Design cordic_magphase, start of the top module:
module cordic_magphase #(
    parameter integer INPUT_WIDTH      = 16,
    parameter integer INT_WIDTH        = 32,
    parameter integer ITERATIONS       = 32,
    parameter integer GAIN_FRAC_BITS   = 28,
    parameter integer OUTPUT_FRAC_BITS = 14
) (
    input  wire                          clk,
    input  wire                          rst_n,
    input  wire                          start,
    input  wire signed [INPUT_WIDTH-1:0] x_in,
    input  wire signed [INPUT_WIDTH-1:0] y_in,
    output reg                           busy,
    output reg                           done,
    output reg  signed [INT_WIDTH-1:0]   magnitude,
    output reg  signed [INT_WIDTH-1:0]   phase
);
    localparam IDLE         = 2'd0;
    localparam ITERATE      = 2'd1;
    localparam POST_PROCESS = 2'd2;
    localparam DONE_STATE   = 2'd3;
    reg [1:0] state, state_next;
    reg signed [INT_WIDTH-1:0] x_reg, y_reg, x_next, y_next;
    reg signed [INT_WIDTH-1:0] z_reg, z_next;
    reg [5:0]                  iter_cnt, iter_cnt_next;
    reg signed [1:0] pi_correction, pi_correction_next;  
    localparam [31:0] PI_CONST32    = 32'h3243F6A8;  
    localparam [31:0] TWOPI_CONST32 = 32'h6487ED51;  
    localparam [31:0] K_INV32       = 32'd162600000;
    localparam signed [INT_WIDTH-1:0] PI_CONST    = {{(INT_WIDTH-32){PI_CONST32[31]}}, PI_CONST32};
    localparam signed [INT_WIDTH-1:0] TWOPI_CONST = {{(INT_WIDTH-32){TWOPI_CONST32[31]}}, TWOPI_CONST32};
    localparam signed [INT_WIDTH-1:0] K_INV       = {{(INT_WIDTH-32){K_INV32[31]}}, K_INV32};
    function signed [31:0] atan_lut;
        input [4:0] idx;
        begin
            case (idx)
  ...
clock: 9.65 ns
lec_check: 0
cap_margin: 20
cell_pad_in_sites_detail_placement: 1
cell_pad_in_sites_global_placement: 3
core_margin: 7
core_utilization: 16
hold_slack_margin: 0.07
max_routing_layer: met5
min_routing_layer: met2
place_density_lb_addon: 0.07
slew_margin: 20
run.sh (not shown) runs the stock make flow with config.mk's settings and CLKGATE_MAP_FILE=.
Change:
Settings changed: CELL_PAD_IN_SITES_DETAIL_PLACEMENT 1 to default, CELL_PAD_IN_SITES_GLOBAL_PLACEMENT 3 to default, CORE_MARGIN 7 to 2, CORE_UTILIZATION 16 to 59, HOLD_SLACK_MARGIN 0.07 to default, MAX_ROUTING_LAYER met5 to default, MIN_ROUTING_LAYER met2 to default, PLACE_DENSITY_LB_ADDON 0.07 to default, SETUP_SLACK_MARGIN from default to 3.75.
Clock period 9.65 ns to 13.6 ns, I/O delays scaled along.
Effect: Wire length drops by about 36%. Cell area drops by about 8%. Setup slack gains 3.6 ns. Fmax drops by about 3.3%. Critical path depth drops by 6. Global-route usage climbs by 14 points. Non-clock buffer count drops by 62.

========
== red ==
Starting RTL as in the previous note.
Design cordic_magphase, start of the top module:
module cordic_magphase #(
    parameter integer INPUT_WIDTH      = 16,
    parameter integer INT_WIDTH        = 32,
    parameter integer ITERATIONS       = 32,
    parameter integer GAIN_FRAC_BITS   = 28,
    parameter integer OUTPUT_FRAC_BITS = 14
) (
    input  wire                          clk,
    input  wire                          rst_n,
    input  wire                          start,
    input  wire signed [INPUT_WIDTH-1:0] x_in,
    input  wire signed [INPUT_WIDTH-1:0] y_in,
    output reg                           busy,
    output reg                           done,
    output reg  signed [INT_WIDTH-1:0]   magnitude,
    output reg  signed [INT_WIDTH-1:0]   phase
);
clock: 5.94 ns
lec_check: 0
abc_area: 1
cap_margin: 20
cell_pad_in_sites_detail_placement: 0
cell_pad_in_sites_global_placement: 0
core_aspect_ratio: 0.85
core_margin: 2
core_utilization: 72
cts_cluster_diameter: 170
hold_slack_margin: -0.1
place_density: 0.69
slew_margin: 20
red: it failed during 5_1_grt, and the tool reported GRT-0116.
What blue does differently from red at the input level:
Settings: removing CTS_CLUSTER_DIAMETER (formerly 170); removing HOLD_SLACK_MARGIN (formerly -0.1); removing CORE_ASPECT_RATIO (formerly 0.85); changing PLACE_DENSITY from 0.69 to 0.42; removing CELL_PAD_IN_SITES_GLOBAL_PLACEMENT (formerly 0); setting TNS_END_PERCENT to 20 for the first time; removing CELL_PAD_IN_SITES_DETAIL_PLACEMENT (formerly 0); changing the clock period (ns, I/O delays scaled along) from 5.94 to 8.03.
--- outcome ---
- Having completed the whole flow, blue delivered a layout that passed the timing, DRC and antenna checks.
- From red to blue the numbers moved as follows: pre-CTS setup slack went up 1450 ps; die area held; cell count after placement went down 7.9%; area inside the core boundary went up about 1.3%.
Here is what was changed in the inputs of green compared with blue.
Settings: ABC_AREA removed (was 1); PLACE_DENSITY removed (was 0.42); SETUP_SLACK_MARGIN newly set to 2.39; CTS_CLUSTER_SIZE newly set to 49; MAX_ROUTING_LAYER newly set to met4; TNS_END_PERCENT changed from 20 to 5; PLACE_DENSITY_LB_ADDON newly set to 0.01; the clock period (ns, I/O delays scaled along) changed from 8.03 to 8.45.
Results
- Diff blue -> green: register-to-register slack +30 ps; row count lost about 5%; area enclosed by the die boundary went down.
- dfrtp_1 as the standard cell with the maximum stage delay on the critical path was reported by blue, and a2111oi_4 by green.
Here is what was changed in the inputs of orange compared with green.
Settings: TNS_END_PERCENT no longer set, was 5; CORE_UTILIZATION now 40, was 72; CTS_CLUSTER_SIZE now 88, was 49; PLACE_DENSITY_LB_ADDON no longer set, was 0.01; CELL_PAD_IN_SITES_GLOBAL_PLACEMENT now 3, previously not set; SETUP_SLACK_MARGIN no longer set, was 2.39; the clock period (ns, I/O delays scaled along) now 20.0, was 8.45.
Findings:
The higher global-route track usage on met2 of green and orange is in green. Comparing green and orange, the higher number of cells in the finished layout apart from fillers is on orange. Taking green as the reference, in orange sequential cell area share climbed 0.81 points, logic depth of the worst register-to-register path climbed 7, worst setup slack climbed 9290 ps. Utilization in orange vs green: down 41 points. green reports its critical path start-end classification as flop to flop while orange reports primary input to flop.
[inputs] purple vs orange
Settings: removing CELL_PAD_IN_SITES_GLOBAL_PLACEMENT (formerly 3); setting HOLD_SLACK_MARGIN to -0.08 for the first time; setting TNS_END_PERCENT to 5 for the first time; changing CORE_UTILIZATION from 40 to 67; removing CTS_CLUSTER_SIZE (formerly 88); changing the clock period (ns, I/O delays scaled along) from 20.0 to 7.01.
## What came out
[flow] purple | stages: complete | final checks: fail | reason: setup timing
Boundary pin count across orange and purple: no real change.
Clock buffer and inverter area fraction after layout: purple vs orange down 0.27 points
orange reports its slowest stage cell on the critical path as clkdlybuf4s50_1 while purple reports fa_1.
Compared with orange, in purple final setup violation count has increased; count of placed standard cells in the final layout, fillers left out has increased.
Data arrival time at the worst-slack endpoint was lower in the run labelled purple.
purple vs. orange: final antenna diode count increased 1; global-route usage increased 22 points; die size decreased 40%; total wire length after detailed routing increased about 13%.
orange reports its worst setup path startpoint as start while purple reports x_reg[5]$_DFFE_PN0P_.
